red:
## usb_top_level
module usb_top_level(
    input logic clk,
    input logic n_rst,
    input logic hsel,
    input logic [3:0] haddr,
    input logic [1:0] htrans,
    input logic  [1:0] hsize,
    input logic hwrite,
    input logic [31:0] hwdata,
    output logic [31:0] hrdata,
    output logic hresp,
    output logic hready,
    output logic d_mode,
    input logic d_plus_in,
    input logic d_minus_in,
    output logic d_plus_out,
    output logic d_minus_out,
    output logic [6:0] buffer_occupancy,
    output logic get_rx_data,
    output logic [3:0] tx_packet,
    output logic tx_transfer_active
);
Size: roughly 4,700 cells after synthesis, roughly 96 I/O pins, roughly 0.041 mm^2 of cells after synthesis.
Settings: LEC_CHECK=0, ABC_AREA=0, CAP_MARGIN=10, CELL_PAD_IN_SITES_DETAIL_PLACEMENT=2, CELL_PAD_IN_SITES_GLOBAL_PLACEMENT=1, CORE_ASPECT_RATIO=0.66, CORE_MARGIN=2, CORE_UTILIZATION=34, CTS_CLUSTER_SIZE=72, GPL_ROUTABILITY_DRIVEN=0, GPL_TIMING_DRIVEN=0, HOLD_SLACK_MARGIN=-0.09, MAX_ROUTING_LAYER=met5, MIN_ROUTING_LAYER=met2, PLACE_DENSITY=0.88, SETUP_SLACK_MARGIN=0.2, SLEW_MARGIN=25; clock period 8.44 ns.
run.sh (not shown) runs the stock make flow with config.mk's settings and CLKGATE_MAP_FILE=.
red | ERROR | global routing
Changes in blue relative to red:
# red
export LEC_CHECK = 0
export ABC_AREA = 0
export CAP_MARGIN = 10
export CELL_PAD_IN_SITES_DETAIL_PLACEMENT = 2
export CELL_PAD_IN_SITES_GLOBAL_PLACEMENT = 1
export CORE_ASPECT_RATIO = 0.66
export CORE_MARGIN = 2
export CORE_UTILIZATION = 34
export CTS_CLUSTER_SIZE = 72
export GPL_ROUTABILITY_DRIVEN = 0
export GPL_TIMING_DRIVEN = 0
export HOLD_SLACK_MARGIN = -0.09
export MAX_ROUTING_LAYER = met5
export MIN_ROUTING_LAYER = met2
export PLACE_DENSITY = 0.88
export SETUP_SLACK_MARGIN = 0.2
export SLEW_MARGIN = 25
create_clock -name core_clock -period 8.44 [get_ports {clk}]
# blue
export LEC_CHECK = 0
export ABC_AREA = 0
export CAP_MARGIN = 40
export CORE_ASPECT_RATIO = 1.22
export CORE_MARGIN = 2
export CORE_UTILIZATION = 34
export CTS_CLUSTER_SIZE = 72
export GPL_ROUTABILITY_DRIVEN = 1
export GPL_TIMING_DRIVEN = 0
export PLACE_DENSITY = 0.88
export SETUP_SLACK_MARGIN = 0.2
export SLEW_MARGIN = 30
create_clock -name core_clock -period 8.44 [get_ports {clk}]
## What came out
- blue went all the way through synthesis, placement and routing and the layout is clean on timing, DRC and antenna.
- The higher cell area reported after detailed placement came out of blue.
- Diff blue..red | buffer levels on the longest clock path | unchanged
- As far as die size is concerned, red and blue perform about the same.
## Diff of input files: green against blue
# blue
export LEC_CHECK = 0
export ABC_AREA = 0
export CAP_MARGIN = 40
export CORE_ASPECT_RATIO = 1.22
export CORE_MARGIN = 2
export CORE_UTILIZATION = 34
export CTS_CLUSTER_SIZE = 72
export GPL_ROUTABILITY_DRIVEN = 1
export GPL_TIMING_DRIVEN = 0
export PLACE_DENSITY = 0.88
export SETUP_SLACK_MARGIN = 0.2
export SLEW_MARGIN = 30
create_clock -name core_clock -period 8.44 [get_ports {clk}]
# green
export LEC_CHECK = 0
export ABC_AREA = 0
export CAP_MARGIN = 15
export CORE_ASPECT_RATIO = 1.22
export CORE_MARGIN = 2
export CORE_UTILIZATION = 70
export CTS_CLUSTER_DIAMETER = 345
export CTS_CLUSTER_SIZE = 20
export GPL_ROUTABILITY_DRIVEN = 1
export GPL_TIMING_DRIVEN = 1
export SETUP_SLACK_MARGIN = 0.51
export SLEW_MARGIN = 30
create_clock -name core_clock -period 3.83 [get_ports {clk}]
==> comparison <==
In green, the fraction of area in registers came out 0.34 points above the value in blue. green: power 100% above blue. The core of green is more densely filled than that of blue. NOTE CTS buffer count blue->green decreased by more than a quarter. Compared with blue, in green non-clock inverter total of the final layout saw an increase, number of filler cells placed in the layout saw a decrease, worst setup slack saw a decrease, buffer count excluding the clock tree in the final layout saw an increase, detailed-route wire length saw a decrease. Against blue as the reference, green delivers a lower placeable core area. No crash in green: every stage finished, but the layout fails its final checks due to setup timing.
Input changes introduced in orange (baseline for comparison: green):
# green
export LEC_CHECK = 0
export ABC_AREA = 0
export CAP_MARGIN = 15
export CORE_ASPECT_RATIO = 1.22
export CORE_MARGIN = 2
export CORE_UTILIZATION = 70
export CTS_CLUSTER_DIAMETER = 345
export CTS_CLUSTER_SIZE = 20
export GPL_ROUTABILITY_DRIVEN = 1
export GPL_TIMING_DRIVEN = 1
export SETUP_SLACK_MARGIN = 0.51
export SLEW_MARGIN = 30
create_clock -name core_clock -period 3.83 [get_ports {clk}]
# orange
export LEC_CHECK = 0
export CAP_MARGIN = 20
export CORE_MARGIN = 2
export CORE_UTILIZATION = 70
export CTS_CLUSTER_SIZE = 20
export SETUP_SLACK_MARGIN = 1.33
export SLEW_MARGIN = 20
create_clock -name core_clock -period 4.84 [get_ports {clk}]
[summary]
Looking at the logs for orange and green, the single run that did not finish was orange. orange: aborted in global routing (tool error). Cmp orange vs green: number of levels the H-tree was split into higher in orange. Between orange and green, cell area reported after detailed placement is lower for orange, green comes in above that. Between green and orange, the die area does not differ in any meaningful way. Yosys chip area: green vs orange identical. green -> orange: number of buffers created by CTS increased by more than half. Overall die width: orange vs green up 10%. green has higher y dimension of the die than orange.

========
## exp/lagoon
usb_top_level again, from the RTL that the note above started with.
export LEC_CHECK = 0
export CAP_MARGIN = 20
export CORE_MARGIN = 5
export CORE_UTILIZATION = 40
export CTS_CLUSTER_SIZE = 86
export SLEW_MARGIN = 20
create_clock -name core_clock -period 10.0 [get_ports {clk}]
Relative to exp/lagoon, the following input files were edited for exp/indigo:
Settings: CORE_MARGIN now 2, was 5; ABC_AREA now 1, previously not set; CORE_UTILIZATION now 63, was 40; CTS_CLUSTER_SIZE no longer set, was 86; the clock period (ns, I/O delays scaled along) now 4.4, was 10.0.
### Flow results
Relative to exp/lagoon, post-cts resize count has increased by 3 in exp/indigo. Number of antenna violations at the first check in global routing delta for exp/indigo relative to exp/lagoon: 6 higher. Against exp/lagoon, minimum hold slack in exp/indigo came out worse. In exp/indigo relative to exp/lagoon, met3 routed wirelength had gone up by more than 10%. exp/indigo reports a lower count of clock-buffer cells in the layout than exp/lagoon does. exp/indigo vs exp/lagoon on global-route usage: exp/indigo is the higher one. What exp/lagoon reported for synthesized cell count has to be multiplied by 1.19 to get the figure for exp/indigo. After detailed routing, exp/lagoon needs more wire than exp/indigo. Area: exp/indigo vs exp/lagoon -> exp/indigo larger.
--- input diff exp/indigo..exp/onyx ---
Settings: ABC_AREA: 1 -> unset; CTS_CLUSTER_SIZE: unset -> 50; CORE_UTILIZATION: 63 -> 68; the clock period (ns, I/O delays scaled along): 4.4 -> 7.61.
[summary]
- exp/onyx consumes less power than exp/indigo does.
- exp/onyx vs exp/indigo: share of the core filled by cells before placement up in exp/onyx
- Global routing usage on met1 (exp/onyx over exp/indigo): increase, 2.4 points
- From exp/indigo to exp/onyx the numbers moved as follows: post-synthesis share of cell area spent on and, or, nand and nor gates fell by 1.9 points, cell area went down by about 6%, first-pass GRT wire length shows an increase of 2.9%, die area shrank by 11%, core utilization increased 4.8 points.
- Internal power consumption delta for exp/onyx relative to exp/indigo: 5.9 mW lower
- [compare] base=exp/indigo new=exp/onyx: synthesized area moved down; critical path depth now smaller.
## Diff of input files: exp/pepper against exp/onyx
Settings: CORE_UTILIZATION: 68 -> 45; CTS_CLUSTER_SIZE: 50 -> unset; the clock period (ns, I/O delays scaled along): 7.61 -> 4.09.
End of the critical path = buffer_occupancy[6]: exp/onyx; end of the critical path = AHB_SLAVE.slavedata[22]$_DFF_PN0_: exp/pepper
Hold slack in exp/pepper is 0.26 ns lower than in exp/onyx
Changes observed in exp/pepper relative to exp/onyx: critical path data arrival time picked up an extra 0.14 ns; total wirelength of the detailed-routed design increased by about 4% relative to the old numbers; sequential group share of total power shows a reduction of 2.9 points.

========
## rev 12
usb_top_level again, from the RTL that the note above started with.
Design usb_top_level, start of the top module:
module usb_top_level(
    input logic clk,
    input logic n_rst,
    input logic hsel,
    input logic [3:0] haddr,
    input logic [1:0] htrans,
    input logic  [1:0] hsize,
    input logic hwrite,
    input logic [31:0] hwdata,
    output logic [31:0] hrdata,
    output logic hresp,
    output logic hready,
    output logic d_mode,
    input logic d_plus_in,
    input logic d_minus_in,
    output logic d_plus_out,
    output logic d_minus_out,
    output logic [6:0] buffer_occupancy,
    output logic get_rx_data,
    output logic [3:0] tx_packet,
    output logic tx_transfer_active
);
Settings: LEC_CHECK=0, CAP_MARGIN=20, CELL_PAD_IN_SITES_GLOBAL_PLACEMENT=3, CORE_MARGIN=2, CORE_UTILIZATION=64, CTS_CLUSTER_DIAMETER=98, GPL_TIMING_DRIVEN=1, MAX_ROUTING_LAYER=met4, MIN_ROUTING_LAYER=met1, PLACE_DENSITY_LB_ADDON=0.12, SLEW_MARGIN=20; clock period 7.11 ns.
Rev 12 got as far as global placement without I/O (3_1_place_gp_skip_io), where a tool error ended the run.
For rev 13, these inputs were changed with respect to rev 12:
- clearing CELL_PAD_IN_SITES_GLOBAL_PLACEMENT, which used to be 3
- clearing PLACE_DENSITY_LB_ADDON, which used to be 0.12
- clearing GPL_TIMING_DRIVEN, which used to be 1
- clearing MAX_ROUTING_LAYER, which used to be met4
- swapping 64 for 57 in CORE_UTILIZATION
- clearing CTS_CLUSTER_DIAMETER, which used to be 98
- clearing MIN_ROUTING_LAYER, which used to be met1
- swapping 7.11 for 4.52 in the clock period (ns, I/O delays scaled along)
### Flow results
The final layout from rev 13, which completed every stage, passed the timing, DRC and antenna checks at the end of the flow.
From rev 12 to rev 13, post-synthesis simple-gate area fraction did not move at all.
Comparing horizontal die dimension for rev 12 and rev 13, the smaller number came from rev 12.
Of rev 13 and rev 12, it is rev 13 that has the higher floorplan row count.
Re sequential-to-total area share from yosys stat: no difference whatsoever between rev 13 and rev 12.
Tally of unique sky130hd cells used after synthesis came out exactly the same in rev 12 and rev 13.
Rev 13 ends up with higher die height than rev 12 does.
Synthesized cell count across rev 12 and rev 13: no real change.
Against rev 12, rev 13 comes in 12% higher on overall chip area.
[compare] base=rev 12 new=rev 13: floorplan utilization lower; core area higher.

========
usb_top_level again, from the RTL that the note above started with.
// usb_top_level
module usb_top_level(
    input logic clk,
    input logic n_rst,
    input logic hsel,
    input logic [3:0] haddr,
    input logic [1:0] htrans,
    input logic  [1:0] hsize,
    input logic hwrite,
    input logic [31:0] hwdata,
    output logic [31:0] hrdata,
    output logic hresp,
    output logic hready,
    output logic d_mode,
    input logic d_plus_in,
    input logic d_minus_in,
    output logic d_plus_out,
    output logic d_minus_out,
    output logic [6:0] buffer_occupancy,
    output logic get_rx_data,
    output logic [3:0] tx_packet,
    output logic tx_transfer_active
);
logic [3:0] rx_packet;
logic rx_data_ready;
logic rx_transfer_active;
logic rx_error;
logic store_rx_packet_data;
logic [7:0] rx_packet_data;
logic flush;
logic [7:0] rx_data;
logic store_tx_data;
logic [7:0] tx_data;
logic clear;
logic tx_error;
logic get_tx_packet_data;
logic [7:0] tx_packet_data;
ahb_slave AHB_SLAVE(
    .clk(clk),
    .n_rst(n_rst),
    .hsel(hsel),
    .hwrite(hwrite),
    .hsize(hsize),
    .haddr(haddr),
    .htrans(htrans),
    .hwdata(hwdata),
    .hrdata(hrdata),
    .hresp(hresp),
    .hready(hready),
    .dmode(d_mode),
    .rx_packet(rx_packet),
    .rx_data_ready(rx_data_ready),
    .rx_transfer_active(rx_transfer_active),
    .rx_error(rx_error),
    .buffer_occupancy(buffer_occupancy),
    .rx_data(rx_data),
  ...
export LEC_CHECK = 0
export ABC_AREA = 1
export CAP_MARGIN = 20
export CELL_PAD_IN_SITES_DETAIL_PLACEMENT = 0
export CELL_PAD_IN_SITES_GLOBAL_PLACEMENT = 0
export CORE_MARGIN = 2
export CORE_UTILIZATION = 39
export CTS_CLUSTER_DIAMETER = 385
export CTS_CLUSTER_SIZE = 21
export GPL_ROUTABILITY_DRIVEN = 0
export GPL_TIMING_DRIVEN = 1
export MAX_ROUTING_LAYER = met4
export MIN_ROUTING_LAYER = met2
export PLACE_DENSITY = 0.93
export SLEW_MARGIN = 0
export TNS_END_PERCENT = 35
create_clock -name core_clock -period 11.2 [get_ports {clk}]
The starting point ended with an error in 5_1_grt on GRT-0116.
Edit:
==> flow/config.mk (replaced) <==
export PLATFORM = sky130hd
export DESIGN_NAME = usb_top_level
export DESIGN_NICKNAME = usb_top_level
export VERILOG_FILES = /design/flow/design.v
export SDC_FILE = /design/flow/constraint.sdc
export NUM_CORES = 4
export LEC_CHECK = 0
export CAP_MARGIN = 20
export CORE_MARGIN = 2
export CORE_UTILIZATION = 44
export SLEW_MARGIN = 20
==> flow/constraint.sdc (replaced) <==
create_clock -name core_clock -period 12.0 [get_ports {clk}]
set_input_delay 2.4000 -clock core_clock [delete_from_list [all_inputs] [get_ports {clk}]]
set_output_delay 2.4000 -clock core_clock [all_outputs]
set_load 0.01 [all_outputs]
After rerunning: With this change the flow passed the timing, DRC and antenna checks. Die size fell by 15%. Area after synthesis fell by 4.1%. Synthesized cell count fell by 16%.

========
Starting RTL as in the previous note.
make LEC_CHECK=0 ABC_AREA=1 CAP_MARGIN=0 CORE_ASPECT_RATIO=0.52 CORE_MARGIN=2 CORE_UTILIZATION=40 CTS_CLUSTER_SIZE=68 GPL_ROUTABILITY_DRIVEN=0 GPL_TIMING_DRIVEN=1 HOLD_SLACK_MARGIN=0.04 MAX_ROUTING_LAYER=met4 PLACE_DENSITY_LB_ADDON=0.29 SETUP_SLACK_MARGIN=0.19 SLEW_MARGIN=40 TNS_END_PERCENT=35 finish   # period 3.92 ns
The first run produced a clean layout.
Edit:
Settings changed: ABC_AREA 1 to default, CAP_MARGIN 0 to 20, CORE_ASPECT_RATIO 0.52 to default, CORE_UTILIZATION 40 to 44, CTS_CLUSTER_SIZE 68 to default, GPL_ROUTABILITY_DRIVEN 0 to default, GPL_TIMING_DRIVEN 1 to default, HOLD_SLACK_MARGIN 0.04 to default, MAX_ROUTING_LAYER met4 to default, PLACE_DENSITY_LB_ADDON 0.29 to default, SETUP_SLACK_MARGIN 0.19 to default, SLEW_MARGIN 40 to 20, TNS_END_PERCENT 35 to default.
Clock period 3.92 ns to 11.3 ns, I/O delays scaled along.
Effect: Final area drops by a few percent. Clock-buffer cell count climbs by 18. Routed wire length drops by a little under a tenth. Sequential cell count is unchanged. Power drops by well over a third. Die size drops by roughly a tenth.

========
usb_top_level again, from the RTL that the note above started with.
clock: 3.98 ns
lec_check: 0
abc_area: 1
cap_margin: 40
core_aspect_ratio: 1.22
core_margin: 2
core_utilization: 72
cts_cluster_diameter: 248
cts_cluster_size: 73
gpl_routability_driven: 1
gpl_timing_driven: 1
place_density: 0.88
setup_slack_margin: 1.11
slew_margin: 10
The baseline died in global routing on GRT-0232.
Change:
Settings changed: ABC_AREA 1 to unset, CAP_MARGIN 40 to 20, CORE_ASPECT_RATIO 1.22 to unset, CORE_UTILIZATION 72 to 45, CTS_CLUSTER_DIAMETER 248 to unset, CTS_CLUSTER_SIZE 73 to unset, GPL_ROUTABILITY_DRIVEN 1 to unset, GPL_TIMING_DRIVEN 1 to unset, PLACE_DENSITY 0.88 to unset, SETUP_SLACK_MARGIN 1.11 to unset, SLEW_MARGIN 10 to 20.
Clock period 3.98 ns to 10.0 ns, I/O delays scaled along.
The changed run ran to the end with no violations.
Synthesized cell count went down by about a fifth.
Die area went up by well over a third.
Area after synthesis went down by a few percent.

========
== build 62 ==
Starting RTL as in the previous note.
make LEC_CHECK=0 CAP_MARGIN=20 CORE_MARGIN=5 CORE_UTILIZATION=40 CTS_CLUSTER_SIZE=86 GPL_TIMING_DRIVEN=0 PLACE_DENSITY_LB_ADDON=0.29 SLEW_MARGIN=20 TNS_END_PERCENT=10 finish   # period 10.0 ns
What build 59 does differently from build 62 at the input level:
==> flow/config.mk <==
export PLATFORM = sky130hd
export DESIGN_NAME = usb_top_level
export DESIGN_NICKNAME = usb_top_level
export VERILOG_FILES = /design/flow/design.v
export SDC_FILE = /design/flow/constraint.sdc
export NUM_CORES = 4
export LEC_CHECK = 0
export CAP_MARGIN = 20
export CORE_MARGIN = 2
export CORE_UTILIZATION = 45
export SLEW_MARGIN = 20
==> flow/constraint.sdc <==
create_clock -name core_clock -period 6.66 [get_ports {clk}]
set_input_delay 1.3320 -clock core_clock [delete_from_list [all_inputs] [get_ports {clk}]]
set_output_delay 1.3320 -clock core_clock [all_outputs]
set_load 0.01 [all_outputs]
[summary]
- Taking build 62 as the reference, in build 59 setup slack shrank by 2.33 ns, non-clock buffer count now sits lower, post-synthesis to final-layout area growth lower.
Input-level comparison between build 72 and build 59:
-- flow/config.mk --
<<< build 59, line 9
export CORE_MARGIN = 2
export CORE_UTILIZATION = 45
export SLEW_MARGIN = 20
>>> build 72, line 9
export CORE_MARGIN = 2
export CORE_UTILIZATION = 45
export SETUP_SLACK_MARGIN = -0.3
export SLEW_MARGIN = 20
Findings:
There was hardly any difference in worst hold path depth between build 59 and build 72. Delta (build 72 minus build 59): stage delay of the slowest cell on the critical path about even; cell depth of the worst setup path about even; share of synthesized cell area in and-or and or-and compound cells about even. Power in combinational cells across build 59 and build 72: no real change. From build 59 to build 72, tally of filler cells in the layout did not move at all. Comparing build 59 against build 72, there is no change at all in relative slew slack. Between build 72 and build 59, the total clock buffers created by CTS does not differ in any meaningful way. As far as starting density of the core goes, build 72 and build 59 are indistinguishable; the numbers are identical.
Edits applied to the flow inputs when going from build 72 to build 33:
-- flow/config.mk --
<<< build 72, line 8
export CAP_MARGIN = 20
export CORE_MARGIN = 2
export CORE_UTILIZATION = 45
export SETUP_SLACK_MARGIN = -0.3
export SLEW_MARGIN = 20
>>> build 33, line 8
export CAP_MARGIN = 20
export CORE_MARGIN = 2
export CORE_UTILIZATION = 72
export SETUP_SLACK_MARGIN = 0.14
export SLEW_MARGIN = 20
==> flow/constraint.sdc <==
create_clock -name core_clock -period 3.7 [get_ports {clk}]
set_input_delay 0.7400 -clock core_clock [delete_from_list [all_inputs] [get_ports {clk}]]
set_output_delay 0.7400 -clock core_clock [all_outputs]
set_load 0.01 [all_outputs]
==> comparison <==
Build 33: aborted in global routing (5_1_grt) (tool error). Taking build 72 as the reference, in build 33 total setup buffers inserted after CTS +21; share of the core filled by cells before placement shows an increase of 27 points. Placed cell count delta for build 33 relative to build 72: 118 lower. Diff build 72 -> build 33 | weighted congestion at the end of routability-driven global placement | up by a little under 10%. The run showing the smaller area of the chip is build 33. Against build 72, build 33 reports a post-cts gate resize count that is higher. Comparing build 72 against build 33, there is no change at all in flip-flop and latch count after synthesis.
Power figures rest on the tool's default switching activity, not on a simulated workload.
